==> flow/design.v (excerpt) <==
module SequentialNonrestoringDivider128Bit(
    input [127:0] dividend_q,
    input [127:0] divisor_m,
    input clk,
	 input reset_n,
    output [127:0] quotient,
	 output [127:0] remainder,
	 output done
    );
For scale: roughly 2,300 cells after synthesis, ~270 flip-flops, ~520 I/O pins.
Settings: LEC_CHECK=0, CAP_MARGIN=20, CORE_MARGIN=2, CORE_UTILIZATION=63, CTS_CLUSTER_DIAMETER=32, CTS_CLUSTER_SIZE=35, SETUP_SLACK_MARGIN=1.18, SLEW_MARGIN=20; clock period 3.96 ns.
run.sh (not shown) runs the stock make flow with config.mk's settings and CLKGATE_MAP_FILE=.
The starting point did not get past global routing (5_1_grt), error GRT-0232.
Edit:
Settings changed: CORE_UTILIZATION 63 to 66, CTS_CLUSTER_DIAMETER 32 to not set, CTS_CLUSTER_SIZE 35 to not set, MAX_ROUTING_LAYER set to met4, SETUP_SLACK_MARGIN 1.18 to not set.
Clock period 3.96 ns to 4.44 ns, I/O delays scaled along.
=> The new run never finished: it broke off in global routing (5_1_grt), error GRT-0232. Synthesized area does not change. Die size drops by a few percent. Synthesized cell count stays the same.
Edit:
Settings changed: CORE_UTILIZATION 66 to 59, MAX_ROUTING_LAYER met4 to not set.
Clock period 4.44 ns to 3.54 ns, I/O delays scaled along.
This time the run finished with negative setup slack left.
Die size came out higher by 12%.
Synthesized area is unchanged.
Synthesized cell count is unchanged.
Edit:
Settings changed: ABC_AREA set to 1, CAP_MARGIN 20 to 30, CORE_UTILIZATION 59 to 70, CTS_CLUSTER_DIAMETER set to 103, PLACE_DENSITY_LB_ADDON set to 0.29.
The changed run stopped in clock tree synthesis (4_1_cts), error DPL-0038.
Area after synthesis increases by about 1%.
Synthesized cell count increases by about 4.3%.
Die area decreases by about 15%.


The RTL this note starts from:
==> flow/design.v <==
`timescale 1ns / 1ps
module BlockA(
	input a,
	input b,
	input c_in,
	output s,
	output g,
	output p
	);
assign s = a ^ b ^ c_in;
assign g = a & b;
assign p = a | b;
endmodule
module BlockB(
	input c_in,
	input G_ij,
	input G_jk,
	input P_ij,
	input P_jk,
	output c_pass,
	output c_out,
	output G_out,
	output P_out
	);
assign G_out = G_jk | (P_jk & G_ij);
assign P_out = P_jk & P_ij;
assign c_pass = c_in;
assign c_out = G_ij | (P_ij & c_in);
endmodule
`timescale 1ns / 1ps
module EightBitAdder(
    input [7:0] a,
    input [7:0] b,
	 input carry_in,
    output [7:0] s,
    output carry_out
    );
		wire c [0:14];
		wire g [0:14];
		wire p [0:14];
		assign c[14] = carry_in;
		assign carry_out = g[14]|(p[14]&carry_in);
		generate
		genvar i;
			for(i = 0; i<8; i = i+1)
			begin: Block_Generator
				BlockA A(
					.a(a[i]),
					.b(b[i]),
					.s(s[i]),
					.g(g[i]),
					.p(p[i]),
					.c_in(c[i])
					);
				if	(i < 7)
					BlockB B(
						.c_in(c[i+8]),
						.c_pass(c[2*i]),
						.c_out(c[2*i+1]),
						.G_ij(g[2*i]),
						.G_jk(g[2*i+1]),
						.G_out(g[i+8]),
						.P_ij(p[2*i]),
						.P_jk(p[2*i+1]),
						.P_out(p[i+8])
						);
			end
		endgenerate
endmodule
`timescale 1ns / 1ps
module AddSubCLA129Bits(
		input [128:0] a,
		input [128:0] b,
		input add_sub,
		output [128:0] s,
		output carry_out
		);
		wire c [0:254];
		wire g [0:254];
		wire p [0:254];
		wire b_add_sub [128:0];
		wire [1:0] g_con, p_con;
		wire c_con;
		assign carry_out = (g_con[1]|(p_con[1]&add_sub))^add_sub;
		generate
		genvar i;
			for(i = 0; i<129; i = i+1)
			begin: Block_Generator
				if (i < 128)
					BlockA A(
						.a(a[i]),
						.b(b_add_sub[i]),
						.s(s[i]),
						.g(g[i]),
						.p(p[i]),
						.c_in(c[i])
						);
				if	(i < 127)
					BlockB B(
						.c_in(c[i+128]),
						.c_pass(c[2*i]),
						.c_out(c[2*i+1]),
						.G_ij(g[2*i]),
						.G_jk(g[2*i+1]),
						.G_out(g[i+128]),
						.P_ij(p[2*i]),
						.P_jk(p[2*i+1]),
						.P_out(p[i+128])
						);
				assign b_add_sub[i] = b[i]^add_sub;
			end
		endgenerate
		BlockA LastBit_A(
			.a(a[128]),
			.b(b_add_sub[128]),
			.s(s[128]),
			.g(g_con[0]),
			.p(p_con[0]),
			.c_in(c_con)
			);
		BlockB B_08(
			.c_in(add_sub),
			.c_pass(c[254]),
			.c_out(c_con),
			.G_ij(g[254]),
			.G_jk(g_con[0]),
			.G_out(g_con[1]),
			.P_ij(p[254]),
			.P_jk(p_con[0]),
			.P_out(p_con[1])
			);
endmodule
`timescale 1ns / 1ps
module SequentialNonrestoringDivider128Bit(
    input [127:0] dividend_q,
    input [127:0] divisor_m,
    input clk,
	 input reset_n,
    output [127:0] quotient,
	 output [127:0] remainder,
	 output done
    );
	parameter [2:0] 	START = 3'b000,
							SHIFT = 3'b001,
							ACCUM = 3'b010,
							FIX_REMAINDER = 3'b011,
							DONE = 3'b100;
	reg [2:0] state;
	reg [7:0] count;
	reg [127:0] q_shift;
	reg [129:0] a_shift;
	reg add_sub_control;
	wire [129:0] add_sub_out;
	wire [7:0] count_plusone;
	EightBitAdder count_inc (
		.a(count),
		.b(8'b0),
		.carry_in(1'b1),
		.s(count_plusone),
		.carry_out()
		);
	wire add_sub_carry;
	AddSubCLA129Bits add_sub (
		.a(a_shift[128:0]), 
		.b({1'b0, divisor_m}), 
		.add_sub(add_sub_control), 
		.s(add_sub_out[128:0]), 
		.carry_out(add_sub_carry)
		);
	assign add_sub_out[129] = a_shift[129] ^ add_sub_carry;
	always @(posedge clk or negedge reset_n)
	begin
		if (!reset_n) 
			state <= START;
		else
		begin
			case (state)
				START: 			begin
									q_shift <= dividend_q;
									a_shift <= 130'h0;
									add_sub_control <= 1;
									count <= 8'h00;
									state <= SHIFT;
									end
				SHIFT: 			begin
									count <= count + 1;
									{a_shift, q_shift} <= {a_shift[128:0], q_shift, 1'b0};
									state <= ACCUM;
									end
				ACCUM:			begin
									a_shift <= add_sub_out[129:0];
									if (add_sub_out[129])
										begin
										add_sub_control <= 0;
										q_shift[0] <= 0;
										end
									else
										begin
										add_sub_control <= 1;
										q_shift[0] <= 1;
										end
									state <= (count == 8'b10000000)? FIX_REMAINDER : SHIFT;
									end
				FIX_REMAINDER:	begin
									if (a_shift[129])
										begin
										add_sub_control <= 0;
										a_shift <= add_sub_out[129:0];
										state <= FIX_REMAINDER;
										end
									else
										begin
										state <= DONE;
										end
									end
				DONE:				begin
									state <= DONE;
									end
			endcase
		end
	end
	assign done = state[2];
	assign quotient = q_shift;
	assign remainder = a_shift[127:0];
endmodule
Settings: LEC_CHECK=0, ABC_AREA=1, CAP_MARGIN=20, CORE_ASPECT_RATIO=0.5, CORE_MARGIN=2, CORE_UTILIZATION=71, CTS_CLUSTER_DIAMETER=374, CTS_CLUSTER_SIZE=99, PLACE_DENSITY=0.42, SETUP_SLACK_MARGIN=1.21, SLEW_MARGIN=20, TNS_END_PERCENT=15; clock period 4.28 ns.
The first run died in global routing on ODB-0269.
==> next run, changes <==
- CORE_ASPECT_RATIO: 0.5 -> default
- CORE_UTILIZATION: 71 -> 72
- CTS_CLUSTER_DIAMETER: 374 -> 94
- CTS_CLUSTER_SIZE: 99 -> 85
- PLACE_DENSITY: 0.42 -> default
- SETUP_SLACK_MARGIN: 1.21 -> default
- TNS_END_PERCENT: 15 -> default
- clock period: 4.28 -> 3.27 ns (I/O delays scaled with it)
- The new run aborted during global routing
- die area came out lower by 1.6%
- synthesized cell count is unchanged
- synthesized area does not change
==> next run, changes <==
- CORE_UTILIZATION: 72 -> 70
- CTS_CLUSTER_DIAMETER: 94 -> 206
- CTS_CLUSTER_SIZE: 85 -> 71
- clock period: 3.27 -> 2.84 ns (I/O delays scaled with it)
The new run stopped in clock tree synthesis, error DPL-0038.
Area after synthesis does not change.
Die area climbs by a few percent.
Synthesized cell count does not change.


run A:
// SequentialNonrestoringDivider128Bit: RTL as listed in full above, without the edits since
export LEC_CHECK = 0
export CAP_MARGIN = 20
export CORE_MARGIN = 2
export CORE_UTILIZATION = 71
export CTS_CLUSTER_DIAMETER = 362
export CTS_CLUSTER_SIZE = 57
export MAX_ROUTING_LAYER = met4
export SLEW_MARGIN = 20
create_clock -name core_clock -period 4.46 [get_ports {clk}]
Tool error GRT-0116 stopped run A during global routing; no final results.
#### Input delta (run B over run A)
# run A
export LEC_CHECK = 0
export CAP_MARGIN = 20
export CORE_MARGIN = 2
export CORE_UTILIZATION = 71
export CTS_CLUSTER_DIAMETER = 362
export CTS_CLUSTER_SIZE = 57
export MAX_ROUTING_LAYER = met4
export SLEW_MARGIN = 20
create_clock -name core_clock -period 4.46 [get_ports {clk}]
# run B
export LEC_CHECK = 0
export CAP_MARGIN = 20
export CORE_MARGIN = 2
export CORE_UTILIZATION = 68
export CTS_CLUSTER_SIZE = 35
export SLEW_MARGIN = 20
create_clock -name core_clock -period 4.44 [get_ports {clk}]
Findings:
- Of run B and run A, not a single run came through the flow clean.
- Run A failed in global routing with GRT-0116.
- Comparing run B and run A, the lower chip height is on run A.
- On instance area at placement, run A tracks run B almost exactly.
- Number of placement rows, run B and run A, lower one = run A.
- The floorplan core density in run B sits 2.6 points below the value recorded for run A.
Input-level comparison between run C and run B:
# run B
export LEC_CHECK = 0
export CAP_MARGIN = 20
export CORE_MARGIN = 2
export CORE_UTILIZATION = 68
export CTS_CLUSTER_SIZE = 35
export SLEW_MARGIN = 20
create_clock -name core_clock -period 4.44 [get_ports {clk}]
# run C
export LEC_CHECK = 0
export CAP_MARGIN = 20
export CORE_MARGIN = 2
export CORE_UTILIZATION = 63
export CTS_CLUSTER_DIAMETER = 25
export CTS_CLUSTER_SIZE = 35
export SETUP_SLACK_MARGIN = 1.18
export SLEW_MARGIN = 20
create_clock -name core_clock -period 3.96 [get_ports {clk}]
[summary]
From run C to run B, synthesized cell count did not move at all. Compared with run B, run C shows area inside the core boundary that has gone up by a little under 10%. Comparing run C and run B, the lower cell total after placement is on run B. Y dimension of the die: run C > run B. Against run B, run C comes in 5.6 points lower on effective utilization at floorplan. Run C never completed, since it errored out during global routing. Flow for run B halted at clock tree synthesis, error code DPL-0033. Sort run C and run B by area of the chip asc -> top: run B. Re area of the mapped netlist: no difference whatsoever between run C and run B. Comparing run C against run B, there is no change at all in summed standard-cell area reported by yosys. Run B -> run C: simple-gate portion of the synthesized area delta 0, exact match.


// SequentialNonrestoringDivider128Bit: RTL as listed in full above, without the edits since
make LEC_CHECK=0 CAP_MARGIN=20 CELL_PAD_IN_SITES_DETAIL_PLACEMENT=1 CORE_MARGIN=2 CORE_UTILIZATION=40 CTS_CLUSTER_DIAMETER=37 CTS_CLUSTER_SIZE=53 MIN_ROUTING_LAYER=met2 SLEW_MARGIN=20 TNS_END_PERCENT=50 finish   # period 4.89 ns
The starting point finished but failed the layout checks on setup timing.
Edit:
- CELL_PAD_IN_SITES_DETAIL_PLACEMENT: 1 -> default
- CORE_UTILIZATION: 40 -> 72
- CTS_CLUSTER_DIAMETER: 37 -> default
- CTS_CLUSTER_SIZE: 53 -> default
- MIN_ROUTING_LAYER: met2 -> default
- TNS_END_PERCENT: 50 -> default
- clock period: 4.89 -> 3.27 ns (I/O delays scaled with it)
The changed run aborted during 3_5_place_dp with DPL-0038. Area after synthesis stays the same. Synthesized cell count is unchanged. Die size came out lower by 44%.
Edit:
- CORE_UTILIZATION: 72 -> 66
- MAX_ROUTING_LAYER: default -> met4
- clock period: 3.27 -> 4.46 ns (I/O delays scaled with it)
Effect: Now the flow died in 5_1_grt with ODB-0269; area after synthesis is unchanged; die area climbs by 8.9%; synthesized cell count does not change.
Edit:
- CORE_UTILIZATION: 66 -> 70
- CTS_CLUSTER_SIZE: default -> 33
Outcome: This time the run aborted during 4_1_cts, error DPL-0038; die size falls by 5.6%; area after synthesis does not change; synthesized cell count is unchanged.


Setup of wip/violet:
RTL: the design.v shown in full above, as it stands there.
clock: 4.29 ns
lec_check: 0
cap_margin: 20
core_margin: 2
core_utilization: 66
slew_margin: 20
wip/violet did not finish; a tool error ended it in global routing.
For wip/umber, these inputs were changed with respect to wip/violet:
Settings: HOLD_SLACK_MARGIN: unset -> -0.08; the clock period (ns, I/O delays scaled along): 4.29 -> 4.44.
### Flow results
wip/umber got as far as global routing, where a tool error ended the run. Reported for wip/umber and wip/violet, multiplexer fraction of the synthesized cell area turned out identical to the last digit. Diff wip/violet -> wip/umber: count of placed standard cells including taps essentially unchanged; post-cts resize count increased about 43%; final weighted congestion in routability-driven placement decreased 0.78%; number of levels in the clock H-tree increased 1; clock buffer count from CTS increased 3. Re area fraction in and, or, nand and nor cells: no difference whatsoever between wip/violet and wip/umber. Between wip/umber and wip/violet, it is wip/umber whose number of setup buffers added after CTS is higher, by 4.
--- input diff wip/umber..wip/amber ---
Settings: HOLD_SLACK_MARGIN removed (was -0.08); CORE_UTILIZATION changed from 66 to 40; the clock period (ns, I/O delays scaled along) changed from 4.44 to 5.26.
### Flow results
For wip/umber, the flow was terminated by a tool error in global routing and produced no final design.
The flow did not stop early for wip/amber: all stages ran, and the layout cleared the timing, design-rule and antenna checks.
Die: wip/amber bigger than wip/umber
Reported for wip/amber and wip/umber, number of synthesized register bits turned out identical to the last digit.
From wip/umber to wip/amber, share of synthesized cell area in and-or and or-and compound cells did not move at all.
Min post-cts resize count across wip/amber and wip/umber: wip/amber
Any difference in synthesized cell count between wip/amber and wip/umber is small enough to ignore.
Here is what was changed in the inputs of wip/tundra compared with wip/amber.
Settings: an added CTS_CLUSTER_SIZE of 57; a change of CORE_UTILIZATION from 40 to 63; a change of the clock period (ns, I/O delays scaled along) from 5.26 to 4.46.
==> results <==
wip/tundra against wip/amber; first-iteration DRC count is up by more than half. wip/tundra against wip/amber: setup violation total in the final timing report has increased; power dissipated in the clock network saw an increase. Summary of the comparison: depth of the most critical reg-to-reg path is higher in wip/tundra, relative to wip/amber. Register-to-register slack (lower): wip/tundra. Delta (wip/tundra minus wip/amber): via count shows an increase of 1971, logic depth of the worst path, buffers included grew by 1, hold-critical path depth closely matched the old numbers, highest net fanout along the worst path rose 8. Note that the row count recorded for wip/tundra amounts to 0.80 times the value seen in wip/amber. wip/tundra vs wip/amber — least setup slack across all paths after layout dropped 610 ps. Status wip/tundra: flow complete, layout not clean - negative setup slack. wip/amber: PASS, flow complete, no timing, DRC or antenna violations.


// SequentialNonrestoringDivider128Bit: RTL as listed in full above, without the edits since
Settings: LEC_CHECK=0, ABC_AREA=0, CAP_MARGIN=0, CORE_MARGIN=2, CORE_UTILIZATION=70, CTS_CLUSTER_DIAMETER=103, PLACE_DENSITY=0.35, SLEW_MARGIN=20; clock period 3.54 ns.
The baseline ended with an error in clock tree synthesis with DPL-0038.
Rerun with:
- ABC_AREA: 0 -> not set
- CAP_MARGIN: 0 -> 20
- CORE_UTILIZATION: 70 -> 15
- CTS_CLUSTER_DIAMETER: 103 -> not set
- PLACE_DENSITY: 0.35 -> not set
- clock period: 3.54 -> 5.26 ns (I/O delays scaled with it)
The new run completed with no timing, DRC or antenna violations.
Die area climbs to 4.6 times its value.
Synthesized cell count does not change.
Area after synthesis does not change.
Rerun with:
- CORE_UTILIZATION: 15 -> 66
- CTS_CLUSTER_SIZE: not set -> 57
- clock period: 5.26 -> 3.91 ns (I/O delays scaled with it)
The changed run ended with an error in global routing.
Synthesized cell count stays the same.
Synthesized area stays the same.
Die size drops by about 80%.


RTL: the design.v shown in full above, as it stands there.
make LEC_CHECK=0 ABC_AREA=1 CAP_MARGIN=20 CELL_PAD_IN_SITES_DETAIL_PLACEMENT=1 CORE_MARGIN=7 CORE_UTILIZATION=23 MAX_ROUTING_LAYER=met4 SLEW_MARGIN=25 TNS_END_PERCENT=35 finish   # period 5.5 ns
Change:
Settings changed: ABC_AREA 1 to default, CORE_MARGIN 7 to 2, TNS_END_PERCENT 35 to default.
The new run completed with no timing, DRC or antenna violations.
Core utilization climbs by 1.2 points.
Design area is higher by 2.3%.
Synthesized area is lower by 1.0%.
Power decreases by 11%.
Setup slack loses 0.72 ns.
Routed wire length falls by 1.5%.
Change:
Settings changed: CELL_PAD_IN_SITES_DETAIL_PLACEMENT 1 to default, CORE_UTILIZATION 23 to 65, HOLD_SLACK_MARGIN from default to -0.08, SLEW_MARGIN 25 to 35.
Clock period 5.5 ns to 4.49 ns, I/O delays scaled along.
=> This time the run completed and failed the layout checks on negative setup slack; hold slack got worse by 0.026 ns; final area rises by 2.1%; global-route usage rises by 23 points; non-clock buffer count rises by 91; wire length rises by 3.6%; power rises by 14%; die area falls by 64%; combinational power rises by 48%; count of clock-buffer cells in the layout falls by 13; setup slack got worse by 0.76 ns; synthesized area is unchanged.
Power and IR drop assume default switching activity.
